==> run a: inputs <==
==> flow/design.v <==
module badicecream(input         Clk,                 
                             Reset,               
                             frame_clk,           
                input [10:0]   DrawX, DrawY ,    
				input [15:0]   keycode,				  
               	output logic is_BI	,			 
				output logic [10:0] BI_X, BI_Y,
				input logic up_wall, down_wall , left_wall, right_wall,
				output logic [10:0] BI_X_Pos, BI_Y_Pos,
				output logic [5:0] BI_BlkX_Pos, BI_BlkY_Pos
              );
	enum logic[2:0] { 
					 right=3'b000, 
					 left=3'b001,
					 up=3'b010,
					 down=3'b011,
					 Halted=3'b100} Dir, Dir_in, Dir_delayed, Dir_delayed_in;
    parameter [10:0] BI_X_Corner = 11'd64;   
    parameter [10:0] BI_Y_Corner = 11'd95;   
    parameter [5:0] BI_Blk_X_Corner = 6'd1;   
    parameter [5:0] BI_Blk_Y_Corner = 6'd1;   
    parameter [10:0] BI_X_Step = 10'd1;       
    parameter [10:0] BI_Y_Step = 10'd1;       
    parameter  BI_sizeX = 6'd32;         
	parameter  BI_sizeY = 6'd48;
	logic [5:0] frame_counter, per_frame_counter;   
	logic [5:0] frame_counter_in, per_frame_counter_in;
	logic [5:0] pace_counter, pace_counter_in;
    logic [10:0] BI_X_Motion, BI_Y_Motion;
    logic [10:0] BI_X_Pos_in, BI_X_Motion_in, BI_Y_Pos_in, BI_Y_Motion_in;
	logic [5:0] BI_BlkX_Pos_in, BI_BlkY_Pos_in;
	logic [2:0] health;
	assign health = 3'd1;    
    logic frame_clk_delayed, frame_clk_rising_edge;
   always_ff @ (posedge Clk) 
	begin
        frame_clk_delayed <= frame_clk;
        frame_clk_rising_edge <= (frame_clk == 1'b1) && (frame_clk_delayed == 1'b0);
		if (Reset)
		begin
			frame_counter <= 6'b0;
			per_frame_counter <= 6'b0;
		end
		else
		begin
			frame_counter <= frame_counter_in;
			per_frame_counter <=  per_frame_counter_in;
		end
    end
	always_comb
	begin
		frame_counter_in = frame_counter;
		per_frame_counter_in = per_frame_counter;
		if (frame_clk_rising_edge)    
		begin
		per_frame_counter_in = per_frame_counter+6'b1;
		if((per_frame_counter) == 6'b000111)  
			begin
				per_frame_counter_in=6'b0;
				frame_counter_in = frame_counter+6'b1;
				if((frame_counter ) == 6'b100)  
				begin
					frame_counter_in=6'b0;
				end
			end
		end
	end
    always_ff @ (posedge Clk)
    begin
        if (Reset)
        begin
            BI_X_Pos <= BI_X_Corner;
            BI_Y_Pos <= BI_Y_Corner;
			BI_BlkX_Pos <= BI_Blk_X_Corner;
			BI_BlkY_Pos <= BI_Blk_Y_Corner;
            BI_X_Motion <= 10'd0;
            BI_Y_Motion <= 10'd0;
			pace_counter <= 6'd0;
				Dir <= Halted;
				Dir_delayed <= down;
        end
        else
        begin
			pace_counter <= pace_counter_in;
            BI_X_Pos <= BI_X_Pos_in;
            BI_Y_Pos <= BI_Y_Pos_in;
            BI_X_Motion <= BI_X_Motion_in;
            BI_Y_Motion <= BI_Y_Motion_in;
			BI_BlkX_Pos <= BI_BlkX_Pos_in;
			BI_BlkY_Pos <= BI_BlkY_Pos_in;
			Dir <= Dir_in;
			Dir_delayed <= Dir_delayed_in;
        end
    end
    always_comb
    begin
		pace_counter_in = pace_counter;
        BI_X_Pos_in = BI_X_Pos;
        BI_Y_Pos_in = BI_Y_Pos;
		BI_X_Motion_in = BI_X_Motion;
		BI_Y_Motion_in = BI_Y_Motion;
        BI_BlkX_Pos_in = BI_BlkX_Pos;    
        BI_BlkY_Pos_in = BI_BlkY_Pos;
		Dir_in = Dir;
		Dir_delayed_in = Dir_delayed;
		if(health != 0)
		begin
			if (frame_clk_rising_edge)
			begin
            	BI_X_Pos_in = BI_X_Pos + BI_X_Motion_in;
            	BI_Y_Pos_in = BI_Y_Pos + BI_Y_Motion_in;
				if (Dir == Halted)  
				begin
					if ((keycode[7:0] == 8'd26) || ((keycode[15:8] == 8'd26 )))  
					begin
						Dir_delayed_in = up;
						if(up_wall)
						begin
							BI_Y_Motion_in = 0;
							BI_X_Motion_in = 0;
							Dir_in = Halted;
						end
						else
						begin
							BI_Y_Motion_in = -BI_Y_Step;
							BI_X_Motion_in = 0;
							Dir_in = up;	
						end
					end
					else if (((keycode[7:0] == 8'd4) || keycode[15:8] == 8'd4 ))  
						begin
							Dir_delayed_in = left;
							if (left_wall)			
							begin
								BI_X_Motion_in = 0;
								BI_Y_Motion_in = 0;
								Dir_in = Halted;
							end
							else
							begin
								BI_Y_Motion_in = 0;
								BI_X_Motion_in = -BI_X_Step;
								Dir_in = left;
							end
						end
					else if((keycode[7:0] == 8'd22) || ((keycode[15:8] == 8'd22 )))  
						begin
							Dir_delayed_in = down;
							if (down_wall) 
							begin
								BI_Y_Motion_in = 0;
								BI_X_Motion_in = 0;
							Dir_in = Halted;
							end
							else
							begin
								BI_Y_Motion_in = BI_Y_Step;
								BI_X_Motion_in = 0;
								Dir_in = down;
							end
						end
					else if (((keycode[7:0]) == 8'd7) || ((keycode[15:8]) == 8'd7))  
						begin
							Dir_delayed_in = right;
							if(right_wall) 
							begin
								BI_X_Motion_in = 0;
								BI_Y_Motion_in = 0;
								Dir_in = Halted;
							end
							else
							begin
								BI_Y_Motion_in = 0;
								BI_X_Motion_in = BI_X_Step;
								Dir_in = right;	
							end
						end
					else
						begin              
						end
				end
				else  
				begin
					pace_counter_in = pace_counter + 6'd1;
					if(pace_counter == 6'd31)
					begin
						pace_counter_in = 6'd0;
						case(Dir)
							left:
							begin
								BI_BlkX_Pos_in = BI_BlkX_Pos -1;
							end
							right:
							begin
								BI_BlkX_Pos_in = BI_BlkX_Pos +1;
							end
							up:
							begin
								BI_BlkY_Pos_in = BI_BlkY_Pos -1;
							end
							down:
							begin
								BI_BlkY_Pos_in = BI_BlkY_Pos +1;
							end
							default:
							begin
								BI_BlkY_Pos_in = 0;  
							end
						endcase
						Dir_in = Halted;
						BI_Y_Motion_in = 0;
						BI_X_Motion_in = 0;						
					end
				end
			end
        end
    end
    int DistX, DistY, Size;
    assign DistX = DrawX - BI_X_Pos;
    assign DistY = DrawY - BI_Y_Pos;
    always_comb begin
		   if (DistX < BI_sizeX && DistX >= 0 && DistY<=0 && -DistY < BI_sizeY)
		  begin
        is_BI = 1'b1;
				BI_X = DrawX - BI_X_Pos+({5'b0, frame_counter}*32);
				BI_Y = DrawY - BI_Y_Pos+BI_sizeY-1+ Dir_delayed_in*48;
		  end
        else
		  begin
        is_BI = 1'b0;
				BI_X = 0;
				BI_Y = 0;
        end
    end
endmodule
==> flow/run.sh <==
#!/bin/bash
# the make line also repeats each setting of config.mk as NAME=value (left out here)
make -C /OpenROAD-flow-scripts/flow DESIGN_CONFIG=/design/flow/config.mk WORK_HOME=/design/flow/orfs CLKGATE_MAP_FILE= finish
==> flow/config.mk <==
export PLATFORM = sky130hd
export DESIGN_NAME = badicecream
export DESIGN_NICKNAME = badicecream
export VERILOG_FILES = /design/flow/design.v
export SDC_FILE = /design/flow/constraint.sdc
export NUM_CORES = 4
export LEC_CHECK = 0
export ABC_AREA = 1
export CAP_MARGIN = 20
export CORE_MARGIN = 2
export CORE_UTILIZATION = 72
export CTS_CLUSTER_DIAMETER = 372
export CTS_CLUSTER_SIZE = 98
export PLACE_DENSITY = 0.4
export SETUP_SLACK_MARGIN = 0.74
export SLEW_MARGIN = 20
==> flow/constraint.sdc <==
create_clock -name core_clock -period 3.53 [get_ports {Clk}]
set_input_delay 0.7060 -clock core_clock [delete_from_list [all_inputs] [get_ports {Clk}]]
set_output_delay 0.7060 -clock core_clock [all_outputs]
set_load 0.01 [all_outputs]
==> run b: changes against run a <==
CORE_UTILIZATION = 59   (was 72)
CTS_CLUSTER_DIAMETER = 371   (was 372)
CTS_CLUSTER_SIZE = 100   (was 98)
PLACE_DENSITY = not set   (was 0.4)
SETUP_SLACK_MARGIN = 0.2   (was 0.74)
==> flow/constraint.sdc (replaced) <==
create_clock -name core_clock -period 4.35 [get_ports {Clk}]
set_input_delay 0.8700 -clock core_clock [delete_from_list [all_inputs] [get_ports {Clk}]]
set_output_delay 0.8700 -clock core_clock [all_outputs]
set_load 0.01 [all_outputs]
==> run c: changes against run a <==
CORE_UTILIZATION = 40   (was 72)
CTS_CLUSTER_DIAMETER = not set   (was 372)
CTS_CLUSTER_SIZE = not set   (was 98)
GPL_ROUTABILITY_DRIVEN = 0   (was not set)
PLACE_DENSITY = not set   (was 0.4)
SETUP_SLACK_MARGIN = 0.2   (was 0.74)
SLEW_MARGIN = 30   (was 20)
==> flow/constraint.sdc (replaced) <==
create_clock -name core_clock -period 8.0 [get_ports {Clk}]
set_input_delay 1.6000 -clock core_clock [delete_from_list [all_inputs] [get_ports {Clk}]]
set_output_delay 1.6000 -clock core_clock [all_outputs]
set_load 0.01 [all_outputs]
==> run d: changes against run a <==
ABC_AREA = not set   (was 1)
CORE_UTILIZATION = 70   (was 72)
CTS_CLUSTER_DIAMETER = 37   (was 372)
CTS_CLUSTER_SIZE = 22   (was 98)
PLACE_DENSITY = not set   (was 0.4)
SETUP_SLACK_MARGIN = 2.16   (was 0.74)
==> flow/constraint.sdc (replaced) <==
create_clock -name core_clock -period 8.01 [get_ports {Clk}]
set_input_delay 1.6020 -clock core_clock [delete_from_list [all_inputs] [get_ports {Clk}]]
set_output_delay 1.6020 -clock core_clock [all_outputs]
set_load 0.01 [all_outputs]
==> qor summary <==
Status: run b failed layout checks; run a did not finish; run c complete, no violations; run d did not finish
Last stage reached: run b -; run a detailed placement; run c -; run d global routing
Reasons for failing layout checks: run b negative setup slack; run a -; run c -; run d -
Overall power after layout: run b 1.848 mW; run a -; run c 0.9324 mW; run d -
Number of nets in the finished design: run b 1356; run a -; run c 1184; run d -
Power of the clock network: run b 0.503 mW; run a -; run c 0.364 mW; run d -
Final Max Slew Viols: run b 0; run a -; run c 0; run d -
Post-detailed-routing wire length: run b 28.48 mm; run a -; run c 15.89 mm; run d -
Relative contribution of the clock network to total power: run b 0.272; run a -; run c 0.390; run d -
Net count entering floorplan: run b 1074; run a 1074; run c 1074; run d 864
Sequential element share of the synthesized area: run b 0.2131; run a 0.2131; run c 0.2131; run d 0.2269
Share of the clock period used by the worst path after layout: run b 1.325; run a -; run c 0.9376; run d -
PnR worst setup slack: run b -1.415 ns; run a -; run c 0.4991 ns; run d -
Final tally of setup violations: run b 25; run a -; run c 0; run d -
Path depth of the worst reg2reg path: run b 7; run a -; run c 6; run d -
Slowest cell delay on critical path: run b 0.42 ns; run a -; run c 0.53 ns; run d -
Register fraction of the total cell area: run b 0.1422; run a -; run c 0.1693; run d -
Inserted Clock Buffers: run b 9; run a -; run c 9; run d 9
Worst reg2reg startpoint: run b frame_clk_rising_edge; run a -; run c frame_clk_rising_edge; run d -
CTS H-tree depth: run b 3; run a -; run c 3; run d 3
Horizontal die size: run b 108.1 µm; run a 98.20 µm; run c 130.4 µm; run d 96.59 µm

---

==> inputs of amber <==
// badicecream: RTL as listed in full above, without the edits since
==> flow/config.mk <==
export PLATFORM = sky130hd
export DESIGN_NAME = badicecream
export DESIGN_NICKNAME = badicecream
export VERILOG_FILES = /design/flow/design.v
export SDC_FILE = /design/flow/constraint.sdc
export NUM_CORES = 4
export LEC_CHECK = 0
export ABC_AREA = 1
export CAP_MARGIN = 20
export CORE_MARGIN = 2
export CORE_UTILIZATION = 72
export CTS_CLUSTER_DIAMETER = 391
export CTS_CLUSTER_SIZE = 100
export PLACE_DENSITY = 0.4
export SETUP_SLACK_MARGIN = 0.2
export SLEW_MARGIN = 20
export TNS_END_PERCENT = 10
==> flow/constraint.sdc <==
create_clock -name core_clock -period 4.01 [get_ports {Clk}]
set_input_delay 0.8020 -clock core_clock [delete_from_list [all_inputs] [get_ports {Clk}]]
set_output_delay 0.8020 -clock core_clock [all_outputs]
set_load 0.01 [all_outputs]
run.sh (not shown) runs the stock make flow with config.mk's settings and CLKGATE_MAP_FILE=.
==> violet: changes against amber <==
- ABC_AREA: 1 -> unset
- CORE_UTILIZATION: 72 -> 64
- CTS_CLUSTER_DIAMETER: 391 -> unset
- CTS_CLUSTER_SIZE: 100 -> unset
- PLACE_DENSITY: 0.4 -> unset
- SETUP_SLACK_MARGIN: 0.2 -> -0.49
- TNS_END_PERCENT: 10 -> unset
==> flow/constraint.sdc (replaced) <==
create_clock -name core_clock -period 7.16 [get_ports {Clk}]
set_input_delay 1.4320 -clock core_clock [delete_from_list [all_inputs] [get_ports {Clk}]]
set_output_delay 1.4320 -clock core_clock [all_outputs]
set_load 0.01 [all_outputs]
==> indigo: changes against amber <==
- ABC_AREA: 1 -> unset
- CORE_UTILIZATION: 72 -> 40
- CTS_CLUSTER_DIAMETER: 391 -> unset
- CTS_CLUSTER_SIZE: 100 -> unset
- PLACE_DENSITY: 0.4 -> unset
- TNS_END_PERCENT: 10 -> unset
==> flow/constraint.sdc (replaced) <==
create_clock -name core_clock -period 7.72 [get_ports {Clk}]
set_input_delay 1.5440 -clock core_clock [delete_from_list [all_inputs] [get_ports {Clk}]]
set_output_delay 1.5440 -clock core_clock [all_outputs]
set_load 0.01 [all_outputs]
==> comparison table <==
item	indigo	amber	violet
Result of the run	finished clean	did not finish	failed layout checks
Stage where the flow stopped	-	detailed placement (3_5_place_dp)	-
Reasons for failing layout checks	-	-	negative setup slack
Pin count of the biggest net entering global routing	53	-	53
Number of gates resized after cts	131	-	79
Post-Synthesis Net Count	864	1074	864
Fraction of the mapped netlist area in adder cells	19.6%	18.4%	19.6%
Topmost layer with routed signal wires	met4	-	met4
Mux cell area share	3.34%	0%	3.34%
Drt initial violations	339	-	294
Data-path buffer share of cell area in the final layout	16.5%	-	18.6%
Count of cells along the worst hold path	1	-	1
Synth Area in Compound Gates	16.9%	16.1%	16.9%
Post-DP HPWL	12100 µm	-	12700 µm
Startpoint Class	primary input	-	primary input
Number of instances in the synthesized netlist	730	940	730
Seq cells	68	-	68
Power per unit of standard cell area	130 nW/µm²	-	132 nW/µm²
Number of setup violations in the final report	0	-	23
Remaining routing DRC violations	0	-	0
HP Start	frame_clk_delayed$_DFF_P_	-	frame_clk_delayed$_DFF_P_
Buffer-and-inverter tally for the worst setup path	4	-	5
Met3 routed WL	624 µm	-	1210 µm
Floorplan die height	126 µm	98.2 µm	101 µm
Total power	0.00104 W	-	0.00106 W
Placed instance area	7490 µm²	-	7420 µm²
Num tapcells	184	-	111
Cell Rows	44	34	35

---

==> inputs of job 6403 <==
// badicecream: RTL as listed in full above, without the edits since
Settings: LEC_CHECK=0, ABC_AREA=1, CAP_MARGIN=20, CORE_MARGIN=2, CORE_UTILIZATION=72, CTS_CLUSTER_DIAMETER=371, CTS_CLUSTER_SIZE=100, PLACE_DENSITY=0.41, SETUP_SLACK_MARGIN=0.2, SLEW_MARGIN=20; clock period 6.27 ns.
==> job 9423 (differences from job 6403) <==
==> flow/config.mk (replaced) <==
export PLATFORM = sky130hd
export DESIGN_NAME = badicecream
export DESIGN_NICKNAME = badicecream
export VERILOG_FILES = /design/flow/design.v
export SDC_FILE = /design/flow/constraint.sdc
export NUM_CORES = 4
export LEC_CHECK = 0
export CAP_MARGIN = 20
export CORE_MARGIN = 2
export CORE_UTILIZATION = 64
export SLEW_MARGIN = 20
==> flow/constraint.sdc (replaced) <==
create_clock -name core_clock -period 5.69 [get_ports {Clk}]
set_input_delay 1.1380 -clock core_clock [delete_from_list [all_inputs] [get_ports {Clk}]]
set_output_delay 1.1380 -clock core_clock [all_outputs]
set_load 0.01 [all_outputs]
==> job 9990 (differences from job 6403) <==
==> flow/config.mk (replaced) <==
export PLATFORM = sky130hd
export DESIGN_NAME = badicecream
export DESIGN_NICKNAME = badicecream
export VERILOG_FILES = /design/flow/design.v
export SDC_FILE = /design/flow/constraint.sdc
export NUM_CORES = 4
export LEC_CHECK = 0
export CAP_MARGIN = 20
export CORE_MARGIN = 2
export CORE_UTILIZATION = 66
export CTS_CLUSTER_DIAMETER = 360
export CTS_CLUSTER_SIZE = 32
export SETUP_SLACK_MARGIN = -0.49
export SLEW_MARGIN = 20
==> flow/constraint.sdc (replaced) <==
create_clock -name core_clock -period 7.16 [get_ports {Clk}]
set_input_delay 1.4320 -clock core_clock [delete_from_list [all_inputs] [get_ports {Clk}]]
set_output_delay 1.4320 -clock core_clock [all_outputs]
set_load 0.01 [all_outputs]
==> qor summary <==
quantity                                                                       job 6403                   job 9990                   job 9423
Result of the run                                             aborted with a tool error            failed layout checks  aborted with a tool error
Stage where the flow stopped                                       clock tree synthesis                          -             global routing
Violated checks                                                                       -               setup timing                          -
Share of synthesized area occupied by flip-flops and latches                      21.3%                      22.7%                      22.7%
Count of distinct cell types in the synthesized netlist                              53                         64                         64
Area of the synthesized netlist per yosys stat                                6390 um^2                  6000 um^2                  6000 um^2
Xor-xnor portion of the synthesized cell area                                     4.11%                      9.76%                      9.76%
CTS Buf Count                                                                         -                          9                          9
Placed cells                                                                       1196                        971                       1028
Full die area                                                                 9640 um^2                  9870 um^2                 10200 um^2
Aoi/oai-family share of the synthesized area                                      16.1%                      16.9%                      16.9%
Fraction of the core area occupied by cells at floorplan                          73.6%                      68.5%                      65.6%
Site row count                                                                       34                         34                         35
Placed cell area                                                              7920 um^2                  7420 um^2                  8010 um^2
Count of instantiated cells in the yosys netlist                                    940                        730                        730
Root buf cell                                                                         -  sky130_fd_sc_hd__clkbuf_8  sky130_fd_sc_hd__clkbuf_8
Adder-cell share of the synthesized area                                          18.4%                      19.6%                      19.6%
Core box area                                                                 8680 um^2                  8760 um^2                  9150 um^2
Syn Nets                                                                           1074                        864                        864
Fraction of the mapped netlist area in simple logic gates                         29.5%                      22.8%                      22.8%
Post-CTS Hold Fix Bufs                                                                -                          0                          0
Detailed-placement wirelength estimate                                         15300 um                   12700 um                   13500 um
Mux area share                                                                       0%                      3.34%                      3.34%
Pre-CTS setup slack                                                             -663 ps                   -1040 ps                   -1960 ps
Power figures rest on the tool's default switching activity, not on a simulated workload.
